==> flow/design.v (excerpt) <==
module decode(
	clk		,
	rst_n		,
	data_in	,
	data_out	
	);
	input clk;
	input rst_n;
	input [1:0] data_in;	 
	output reg data_out;
	wire [1:0] dis_00,dis_01,dis_10,dis_11;
	wire [31:0] add_1,add_2,add_3,add_4,add_5,add_6,add_7,add_8;
	reg [9:0]	path_s0,path_s1,path_s2,path_s3;   
	reg [31:0]	dis_s0,dis_s1,dis_s2,dis_s3;
	reg [19:0]count_clear;
	assign dis_00=data_in[1]+data_in[0];
	assign dis_01=data_in[1]+(data_in[0]^1'b1);
	assign dis_10=(data_in[1]^1'b1)+data_in[0];
	assign dis_11=(data_in[1]^1'b1)+(data_in[0]^1'b1);
	always @(posedge clk or negedge rst_n)
		if (rst_n==1'b0)
			count_clear<=20'b0;
		else if (count_clear>=20'd50000)
			count_clear<=20'b0;
		else
			count_clear<=count_clear+1'b1;
	assign add_1=dis_00+dis_s0;  
	assign add_2=dis_11+dis_s2;
	always @(posedge clk or negedge rst_n)
	begin
		if (rst_n==1'b0) 
			begin
				path_s0=10'b0;
				dis_s0=32'b0;
			end
		else if (count_clear==20'd50000)
			begin
				path_s0=10'b0;
				dis_s0=32'b0;
			end
		else if (add_1<=add_2)
			begin
				path_s0<={path_s0[8:0],1'b0};
				dis_s0<=add_1;
			end
		else 
			begin
				path_s0<={path_s2[8:0],1'b0};
				dis_s0<=add_2;
			end
	end
	assign add_3=dis_11+dis_s0;
	assign add_4=dis_00+dis_s2;
	always @(posedge clk or negedge rst_n)
	begin
		if (rst_n==1'b0) 
			begin
				path_s1=10'b0;
				dis_s1=32'b0;
			end
		else if (count_clear==20'd50000)
			begin
				path_s1=10'b0;
				dis_s1=32'b0;
			end
		else if (add_3<=add_4)
			begin
				path_s1<={path_s0[8:0],1'b1};
				dis_s1<=add_3;
			end
		else 
			begin
				path_s1<={path_s2[8:0],1'b1};
				dis_s1<=add_4;
			end
	end
	assign add_5=dis_01+dis_s1;
	assign add_6=dis_10+dis_s3;
	always @(posedge clk or negedge rst_n)
	begin
		if (rst_n==1'b0)
			begin
				path_s2=10'b0;
				dis_s2=32'b0;
			end
		else if (count_clear==20'd50000)
			begin
  ...
clock: 6.0 ns
lec_check: 0
cap_margin: 20
core_margin: 7
core_utilization: 40
cts_cluster_diameter: 195
hold_slack_margin: 0.18
slew_margin: 20
run.sh (not shown) runs the stock make flow with config.mk's settings and CLKGATE_MAP_FILE=.
The first run finished clean.
Change:
- CORE_ASPECT_RATIO: default -> 0.87
- CORE_MARGIN: 7 -> 2
- CTS_CLUSTER_DIAMETER: 195 -> 397
- CTS_CLUSTER_SIZE: default -> 98
- HOLD_SLACK_MARGIN: 0.18 -> default
- PLACE_DENSITY: default -> 0.39
What happened:
- die area went down by 8.3%
- flip-flop count is unchanged
- synthesized area does not change
- critical path depth does not change
Change:
- CORE_ASPECT_RATIO: 0.87 -> default
- CORE_UTILIZATION: 40 -> 59
- PLACE_DENSITY: 0.39 -> 0.6
What happened:
- The new run completed without violations
- clock skew hardly moves
- global-route usage went up by 9.0 points
- synthesized cell count does not change
- worst setup slack gains 45 ps
- hold slack stays flat
- utilization climbs by 20 points
- die size came out lower by 32%
- sequential cell count stays the same

---

job 5504:
The RTL this note starts from:
==> flow/design.v <==
module decode(
	clk		,
	rst_n		,
	data_in	,
	data_out	
	);
	input clk;
	input rst_n;
	input [1:0] data_in;	 
	output reg data_out;
	wire [1:0] dis_00,dis_01,dis_10,dis_11;
	wire [31:0] add_1,add_2,add_3,add_4,add_5,add_6,add_7,add_8;
	reg [9:0]	path_s0,path_s1,path_s2,path_s3;   
	reg [31:0]	dis_s0,dis_s1,dis_s2,dis_s3;
	reg [19:0]count_clear;
	assign dis_00=data_in[1]+data_in[0];
	assign dis_01=data_in[1]+(data_in[0]^1'b1);
	assign dis_10=(data_in[1]^1'b1)+data_in[0];
	assign dis_11=(data_in[1]^1'b1)+(data_in[0]^1'b1);
	always @(posedge clk or negedge rst_n)
		if (rst_n==1'b0)
			count_clear<=20'b0;
		else if (count_clear>=20'd50000)
			count_clear<=20'b0;
		else
			count_clear<=count_clear+1'b1;
	assign add_1=dis_00+dis_s0;  
	assign add_2=dis_11+dis_s2;
	always @(posedge clk or negedge rst_n)
	begin
		if (rst_n==1'b0) 
			begin
				path_s0=10'b0;
				dis_s0=32'b0;
			end
		else if (count_clear==20'd50000)
			begin
				path_s0=10'b0;
				dis_s0=32'b0;
			end
		else if (add_1<=add_2)
			begin
				path_s0<={path_s0[8:0],1'b0};
				dis_s0<=add_1;
			end
		else 
			begin
				path_s0<={path_s2[8:0],1'b0};
				dis_s0<=add_2;
			end
	end
	assign add_3=dis_11+dis_s0;
	assign add_4=dis_00+dis_s2;
	always @(posedge clk or negedge rst_n)
	begin
		if (rst_n==1'b0) 
			begin
				path_s1=10'b0;
				dis_s1=32'b0;
			end
		else if (count_clear==20'd50000)
			begin
				path_s1=10'b0;
				dis_s1=32'b0;
			end
		else if (add_3<=add_4)
			begin
				path_s1<={path_s0[8:0],1'b1};
				dis_s1<=add_3;
			end
		else 
			begin
				path_s1<={path_s2[8:0],1'b1};
				dis_s1<=add_4;
			end
	end
	assign add_5=dis_01+dis_s1;
	assign add_6=dis_10+dis_s3;
	always @(posedge clk or negedge rst_n)
	begin
		if (rst_n==1'b0)
			begin
				path_s2=10'b0;
				dis_s2=32'b0;
			end
		else if (count_clear==20'd50000)
			begin
				path_s2=10'b0;
				dis_s2=32'b0;
			end
		else if (add_5<=add_6)
			begin
				path_s2<={path_s1[8:0],1'b0};
				dis_s2<=add_5;
			end
		else 
			begin
				path_s2<={path_s3[8:0],1'b0};
				dis_s2<=add_6;
			end
	end
	assign add_7=dis_10+dis_s1;
	assign add_8=dis_01+dis_s3;
	always @(posedge clk or negedge rst_n)
	begin
		if (rst_n==1'b0)
			begin
				path_s3=10'b0;
				dis_s3=32'b0;
			end
		else if (count_clear==20'd50000)
			begin
				path_s3=10'b0;
				dis_s3=32'b0;
			end
		else if (add_7<add_8)
			begin
				path_s3<={path_s1[8:0],1'b1};
				dis_s3<=add_7;
			end
		else 
			begin
				path_s3<={path_s3[8:0],1'b1};
				dis_s3<=add_8;
			end
	end
	always @(*)
	begin
		if ((dis_s0<=dis_s1)&&(dis_s0<=dis_s2)&&(dis_s0<=dis_s3))
			data_out<=path_s0[9];
		else if ((dis_s1<=dis_s0)&&(dis_s1<=dis_s2)&&(dis_s1<=dis_s3))
			data_out<=path_s1[9];
		else if ((dis_s2<=dis_s0)&&(dis_s2<=dis_s1)&&(dis_s2<=dis_s3))
			data_out<=path_s2[9];
		else  data_out<=path_s3[9];
	end
endmodule
==> flow/config.mk <==
export PLATFORM = sky130hd
export DESIGN_NAME = decode
export DESIGN_NICKNAME = decode
export VERILOG_FILES = /design/flow/design.v
export SDC_FILE = /design/flow/constraint.sdc
export NUM_CORES = 4
export LEC_CHECK = 0
export ABC_AREA = 0
export CAP_MARGIN = 35
export CELL_PAD_IN_SITES_DETAIL_PLACEMENT = 1
export CELL_PAD_IN_SITES_GLOBAL_PLACEMENT = 2
export CORE_ASPECT_RATIO = 0.54
export CORE_MARGIN = 7
export CORE_UTILIZATION = 60
export CTS_CLUSTER_DIAMETER = 320
export CTS_CLUSTER_SIZE = 22
export GPL_ROUTABILITY_DRIVEN = 1
export HOLD_SLACK_MARGIN = -0.01
export MAX_ROUTING_LAYER = met4
export MIN_ROUTING_LAYER = met1
export PLACE_DENSITY_LB_ADDON = 0.03
export SETUP_SLACK_MARGIN = 0.89
export SLEW_MARGIN = 40
export TNS_END_PERCENT = 70
==> flow/constraint.sdc <==
create_clock -name core_clock -period 6.69 [get_ports {clk}]
set_input_delay 1.3380 -clock core_clock [delete_from_list [all_inputs] [get_ports {clk}]]
set_output_delay 1.3380 -clock core_clock [all_outputs]
set_load 0.01 [all_outputs]
Tool error FLW-0024 stopped job 5504 during 3_1_place_gp_skip_io; no final results.
--- input diff job 5504..job 4922 ---
Settings: CORE_MARGIN now 2, was 7; SETUP_SLACK_MARGIN no longer set, was 0.89; CTS_CLUSTER_SIZE now 20, was 22; CELL_PAD_IN_SITES_GLOBAL_PLACEMENT no longer set, was 2; HOLD_SLACK_MARGIN no longer set, was -0.01; GPL_ROUTABILITY_DRIVEN no longer set, was 1; SLEW_MARGIN now 15, was 40; TNS_END_PERCENT now 65, was 70; MIN_ROUTING_LAYER now met2, was met1; CORE_ASPECT_RATIO no longer set, was 0.54.
--- outcome ---
- The runs compared here, job 4922 and job 5504, all ended either early or with open violations.
- For job 4922, the flow was terminated by a tool error in 5_1_grt and produced no final design.
- Tool error FLW-0024 stopped job 5504 during 3_1_place_gp_skip_io; no final results.
- Job 4922 — die height 26% higher, job 5504 as reference
- Changes observed in job 4922 relative to job 5504: and-or/or-and share of the synthesized area was more or less identical; initial core utilization went up by 0.33 points; total die size went down by 4000 sq um; floorplan core area went down by 170 sq um.
- Between job 4922 and job 5504, it is job 4922 whose site row count is higher, by about 35%.
- From job 5504 to job 4922, synthesized area did not move at all.
Relative to job 4922, the following input files were edited for job 1905:
Settings: removing TNS_END_PERCENT (formerly 65); changing CAP_MARGIN from 35 to 20; removing MIN_ROUTING_LAYER (formerly met2); removing CELL_PAD_IN_SITES_DETAIL_PLACEMENT (formerly 1); changing CORE_UTILIZATION from 60 to 68; removing PLACE_DENSITY_LB_ADDON (formerly 0.03); removing MAX_ROUTING_LAYER (formerly met4); removing ABC_AREA (formerly 0); changing SLEW_MARGIN from 15 to 20; setting PLACE_DENSITY to 0.6 for the first time; removing CTS_CLUSTER_DIAMETER (formerly 320); removing CTS_CLUSTER_SIZE (formerly 20); changing the clock period (ns, I/O delays scaled along) from 6.69 to 8.18.
## What came out
Job 1905 closes out successfully: all stages finished, all timing, DRC and antenna checks passed. Re count of different cell masters after synthesis: no difference whatsoever between job 1905 and job 4922. Job 4922 -> job 1905: die outline width decreased by a few percent. Comparing job 4922 against job 1905, there is no change at all in post-synthesis simple-gate area fraction. Between job 4922 and job 1905, the difference in count of library flops with an enable pin is negligible. From job 4922 to job 1905, sequential fraction of the synthesis area did not move at all. Taking job 4922 as the reference, in job 1905 synthesized cell count comparable, initial cell density of the core now larger. Job 1905: overall chip area about 12% below job 4922. NOTE post-placement cell count job 4922->job 1905 decreased by a few percent. Looking at area of the placeable core across job 4922 and job 1905, the one that comes out lower is job 1905.
